==> inputs of v33 <==
==> flow/design.v (excerpt) <==
module Top(clk, rst, Trig, Echo, distance, sel);
input clk, rst, Echo;
output Trig;
output [6:0] distance;
output [3:0] sel;
wire [19:0] dis;
wire [1:0] state;
wire clk_1k;
counter_1000 u3(.clk(clk), .rst(rst), .clkout(clk_1k), .statechange(state));
TrigSignal u1(.clk_1m(clk), .rst(rst), .trig(Trig));
PosCounter u2(.clk_1m(clk), .rst(rst), .echo(Echo), .dis_count(dis));
Showdigit u4(.in(dis),.LED_activating_counter(state),.out1(distance[6:0]),.out2(sel[3:0]));
endmodule  
clock: 1000.0 ns
lec_check: 0
cap_margin: 20
core_aspect_ratio: 1.74
core_margin: 9
core_utilization: 72
cts_cluster_diameter: 382
cts_cluster_size: 98
place_density: 0.36
slew_margin: 5
tns_end_percent: 15
run.sh (not shown) runs the stock make flow with config.mk's settings and CLKGATE_MAP_FILE=.
==> v11: changes against v33 <==
==> flow/config.mk (replaced) <==
export PLATFORM = sky130hd
export DESIGN_NAME = Top
export DESIGN_NICKNAME = Top
export VERILOG_FILES = /design/flow/design.v
export SDC_FILE = /design/flow/constraint.sdc
export NUM_CORES = 4
export LEC_CHECK = 0
export CAP_MARGIN = 10
export CELL_PAD_IN_SITES_DETAIL_PLACEMENT = 0
export CELL_PAD_IN_SITES_GLOBAL_PLACEMENT = 3
export CORE_ASPECT_RATIO = 0.87
export CORE_MARGIN = 2
export CORE_UTILIZATION = 61
export GPL_TIMING_DRIVEN = 0
export HOLD_SLACK_MARGIN = 0.19
export MAX_ROUTING_LAYER = met4
export PLACE_DENSITY = 0.6
export SLEW_MARGIN = 15
==> v36: changes against v33 <==
==> flow/config.mk (replaced) <==
export PLATFORM = sky130hd
export DESIGN_NAME = Top
export DESIGN_NICKNAME = Top
export VERILOG_FILES = /design/flow/design.v
export SDC_FILE = /design/flow/constraint.sdc
export NUM_CORES = 4
export LEC_CHECK = 0
export CAP_MARGIN = 35
export CORE_MARGIN = 2
export CORE_UTILIZATION = 72
export CTS_CLUSTER_DIAMETER = 238
export HOLD_SLACK_MARGIN = -0.1
export PLACE_DENSITY = 0.91
export SLEW_MARGIN = 20
export TNS_END_PERCENT = 40
==> flow/constraint.sdc (replaced) <==
create_clock -name core_clock -period 740.0 [get_ports {clk}]
set_input_delay 148.0000 -clock core_clock [delete_from_list [all_inputs] [get_ports {clk}]]
set_output_delay 148.0000 -clock core_clock [all_outputs]
set_load 0.01 [all_outputs]
==> qor summary <==
Clock root cell: v11 -; v36 sky130_fd_sc_hd__clkbuf_16; v33 sky130_fd_sc_hd__clkbuf_16
Worst Setup End Kind: v11 -; v36 primary output; v33 primary output
N_diodes: v11 -; v36 0; v33 0
Period utilization: v11 -; v36 0.323; v33 0.294
Flops: v11 -; v36 90; v33 90
Metal3 WL: v11 -; v36 6100 um; v33 5900 um
Final tally of setup violations: v11 -; v36 0; v33 0
Slew of the pin with the lowest slew margin: v11 -; v36 1080 ps; v33 1180 ps
Final setup TNS: v11 -; v36 0 ps; v33 0 ps
Top cell by count, worst path: v11 -; v36 sky130_fd_sc_hd__o21a_1; v33 sky130_fd_sc_hd__o21a_1
Remaining Overflow, GRT: v11 -; v36 0; v33 0
Post-DP Area: v11 -; v36 28300 sq um; v33 28300 sq um
Global Route met1 Usage: v11 -; v36 0.495; v33 0.356
Run status: v11 stopped before the end; v36 finished clean; v33 finished clean
Failing step: v11 global placement without I/O (3_1_place_gp_skip_io); v36 -; v33 -
Storage element area: v11 -; v36 1800 sq um; v33 1800 sq um
Tool warning count: v11 -; v36 42; v33 44
Crit path capture: v11 -; v36 distance[2]; v33 distance[2]
Gate Area: v11 -; v36 25000 sq um; v33 25000 sq um
Worst skew pair latency: v11 -; v36 350 ps; v33 350 ps
Nets: v11 -; v36 4248; v33 4247
Final Cell Area: v11 -; v36 28700 sq um; v33 28600 sq um
Met2 Usage GRT: v11 -; v36 0.613; v33 0.702
Total routing usage reported by global routing: v11 -; v36 0.364; v33 0.384


==> inputs of job 2985 <==
==> flow/design.v <==
module counter_1000(clk,rst,clkout,statechange);
input clk,rst;
output clkout;
output [1:0] statechange;
reg clkout;
reg [9:0] flag1;
reg [1:0] statechange;
always @(posedge clk) 
begin   
    if(rst)
        begin
            flag1<=0;
            clkout<=1'b1;
        end
	else if(flag1<500) 
		begin
			flag1<=flag1+1;
			clkout<=1'b1;
		end 
	else if(flag1<1000)
		begin
			flag1<=flag1+1;
			clkout<=1'b0;
        end
    else if(flag1==1000)
        begin
            flag1<=0;
            clkout<=1'b1;
		end
end
always @(posedge clk)
begin 
    if(rst)
        statechange <= 0;
    else if(flag1==1000)
    begin
        if(statechange<3)
            statechange <= statechange + 1;
        else
            statechange <= 0;
    end
end
endmodule
module TrigSignal(clk_1m,rst,trig);
input clk_1m,rst;
output trig;
reg trig;
reg [16:0]flag1;
always @(posedge clk_1m) 
begin   
    if(rst)
        begin
            flag1<=0;
            trig<=1'b0;
        end
	else if(flag1<15) 
		begin
			flag1<=flag1+1;
			trig<=1'b1;
		end 
	else if(flag1<100000)
		begin
			flag1<=flag1+1;
			trig<=1'b0;
        end
    else if(flag1==100000)
        begin
            flag1<=0;
            trig<=1'b0;
		end
end
endmodule 
module PosCounter(clk_1m,rst,echo,dis_count);
input clk_1m,rst,echo;
output [19:0] dis_count;
reg [19:0] dis_count;
reg [19:0] count;
reg [19:0] countfinal;
always@(posedge clk_1m)
begin 
    if(rst)
    begin
        dis_count <= 0;
        count <= 0;
        countfinal <= 0;
    end
    else if(echo == 1'b1)
    begin
        count <= count+1;
        countfinal <= count;
    end
    else 
    begin
        dis_count <= countfinal *120 >> 6;
        count <= 0;
    end
end 
endmodule  
module Showdigit(in,LED_activating_counter,out1,out2);
input [19:0] in;
input [1:0] LED_activating_counter;
output reg [6:0] out1;
output reg [3:0] out2;
reg [3:0] outnumber;
always @(*)
begin
    case(LED_activating_counter)
    2'b00: 
    begin
        out2 = 4'b0111; 
        outnumber = (in / 10000)%10; 
    end
    2'b01: 
    begin
        out2 = 4'b1011; 
        outnumber = (in / 1000)%10; 
    end
    2'b10: 
    begin
        out2 = 4'b1101; 
        outnumber = ((in / 100)%10); 
    end
    2'b11: 
    begin
        out2 = 4'b1110; 
        outnumber = ((in / 10)%10); 
    end
    default: begin out2 = 4'b1111; outnumber = 4'b0000; end
    endcase
end
always@(*)
begin
    case(outnumber)
    4'b0000: out1 = 7'b0000001;  
    4'b0001: out1 = 7'b1001111;  
    4'b0010: out1 = 7'b0010010;  
    4'b0011: out1 = 7'b0000110;  
    4'b0100: out1 = 7'b1001100;  
    4'b0101: out1 = 7'b0100100;  
    4'b0110: out1 = 7'b0100000;  
    4'b0111: out1 = 7'b0001111;  
    4'b1000: out1 = 7'b0000000;  
    4'b1001: out1 = 7'b0000100;  
    default: out1 = 7'b0000001;  
    endcase
end
endmodule  
module Top(clk, rst, Trig, Echo, distance, sel);
input clk, rst, Echo;
output Trig;
output [6:0] distance;
output [3:0] sel;
wire [19:0] dis;
wire [1:0] state;
wire clk_1k;
counter_1000 u3(.clk(clk), .rst(rst), .clkout(clk_1k), .statechange(state));
TrigSignal u1(.clk_1m(clk), .rst(rst), .trig(Trig));
PosCounter u2(.clk_1m(clk), .rst(rst), .echo(Echo), .dis_count(dis));
Showdigit u4(.in(dis),.LED_activating_counter(state),.out1(distance[6:0]),.out2(sel[3:0]));
endmodule  
==> flow/run.sh <==
#!/bin/bash
# the make line also repeats each setting of config.mk as NAME=value (left out here)
make -C /OpenROAD-flow-scripts/flow DESIGN_CONFIG=/design/flow/config.mk WORK_HOME=/design/flow/orfs CLKGATE_MAP_FILE= finish
==> flow/config.mk <==
export PLATFORM = sky130hd
export DESIGN_NAME = Top
export DESIGN_NICKNAME = Top
export VERILOG_FILES = /design/flow/design.v
export SDC_FILE = /design/flow/constraint.sdc
export NUM_CORES = 4
export LEC_CHECK = 0
export ABC_AREA = 1
export CAP_MARGIN = 10
export CORE_ASPECT_RATIO = 1.82
export CORE_MARGIN = 2
export CORE_UTILIZATION = 72
export CTS_CLUSTER_DIAMETER = 272
export CTS_CLUSTER_SIZE = 15
export GPL_ROUTABILITY_DRIVEN = 0
export GPL_TIMING_DRIVEN = 1
export HOLD_SLACK_MARGIN = 0.3
export MAX_ROUTING_LAYER = met5
export PLACE_DENSITY_LB_ADDON = 0.24
export SLEW_MARGIN = 40
==> flow/constraint.sdc <==
create_clock -name core_clock -period 163.0 [get_ports {clk}]
set_input_delay 32.6000 -clock core_clock [delete_from_list [all_inputs] [get_ports {clk}]]
set_output_delay 32.6000 -clock core_clock [all_outputs]
set_load 0.01 [all_outputs]
==> job 747 (differences from job 2985) <==
- ABC_AREA: 1 -> unset
- CAP_MARGIN: 10 -> 0
- CORE_ASPECT_RATIO: 1.82 -> unset
- CORE_UTILIZATION: 72 -> 69
- CTS_CLUSTER_DIAMETER: 272 -> 87
- CTS_CLUSTER_SIZE: 15 -> unset
- GPL_ROUTABILITY_DRIVEN: 0 -> unset
- GPL_TIMING_DRIVEN: 1 -> unset
- HOLD_SLACK_MARGIN: 0.3 -> unset
- MAX_ROUTING_LAYER: met5 -> unset
- PLACE_DENSITY: unset -> 0.6
- PLACE_DENSITY_LB_ADDON: 0.24 -> unset
- SLEW_MARGIN: 40 -> 20
==> flow/constraint.sdc (replaced) <==
create_clock -name core_clock -period 903.0 [get_ports {clk}]
set_input_delay 180.6000 -clock core_clock [delete_from_list [all_inputs] [get_ports {clk}]]
set_output_delay 180.6000 -clock core_clock [all_outputs]
set_load 0.01 [all_outputs]
==> job 3362 (differences from job 2985) <==
- CAP_MARGIN: 10 -> 35
- CORE_ASPECT_RATIO: 1.82 -> unset
- CTS_CLUSTER_DIAMETER: 272 -> 323
- CTS_CLUSTER_SIZE: 15 -> 13
- GPL_ROUTABILITY_DRIVEN: 0 -> unset
- GPL_TIMING_DRIVEN: 1 -> unset
- HOLD_SLACK_MARGIN: 0.3 -> 0.29
- MAX_ROUTING_LAYER: met5 -> unset
==> job 6902 (differences from job 2985) <==
- ABC_AREA: 1 -> unset
- CAP_MARGIN: 10 -> 20
- CORE_ASPECT_RATIO: 1.82 -> unset
- CORE_UTILIZATION: 72 -> 40
- CTS_CLUSTER_DIAMETER: 272 -> unset
- CTS_CLUSTER_SIZE: 15 -> unset
- GPL_ROUTABILITY_DRIVEN: 0 -> unset
- GPL_TIMING_DRIVEN: 1 -> unset
- HOLD_SLACK_MARGIN: 0.3 -> unset
- MAX_ROUTING_LAYER: met5 -> unset
- PLACE_DENSITY: unset -> 0.6
- PLACE_DENSITY_LB_ADDON: 0.24 -> unset
- SETUP_SLACK_MARGIN: unset -> -2.0
- SLEW_MARGIN: 40 -> 20
==> flow/constraint.sdc (replaced) <==
create_clock -name core_clock -period 293.0 [get_ports {clk}]
set_input_delay 58.6000 -clock core_clock [delete_from_list [all_inputs] [get_ports {clk}]]
set_output_delay 58.6000 -clock core_clock [all_outputs]
set_load 0.01 [all_outputs]
==> summary of the runs <==
In job 2985 the first-iteration DRC count is lower than in job 747, by about 37%. Between job 3362 and job 747, the lower worst setup slack is in job 3362 (gap 570 ns). Critical path depth: job 747 < job 6902 < job 2985 < job 3362. Cell area: job 747 < job 6902 < job 2985 < job 3362. The highest die size belongs to job 6902, the lowest to job 747. Job 2985 finished clean. Job 3362 ran to the end with no violations. Job 6902 completed with no timing, DRC or antenna violations. Job 747 produced a clean layout.
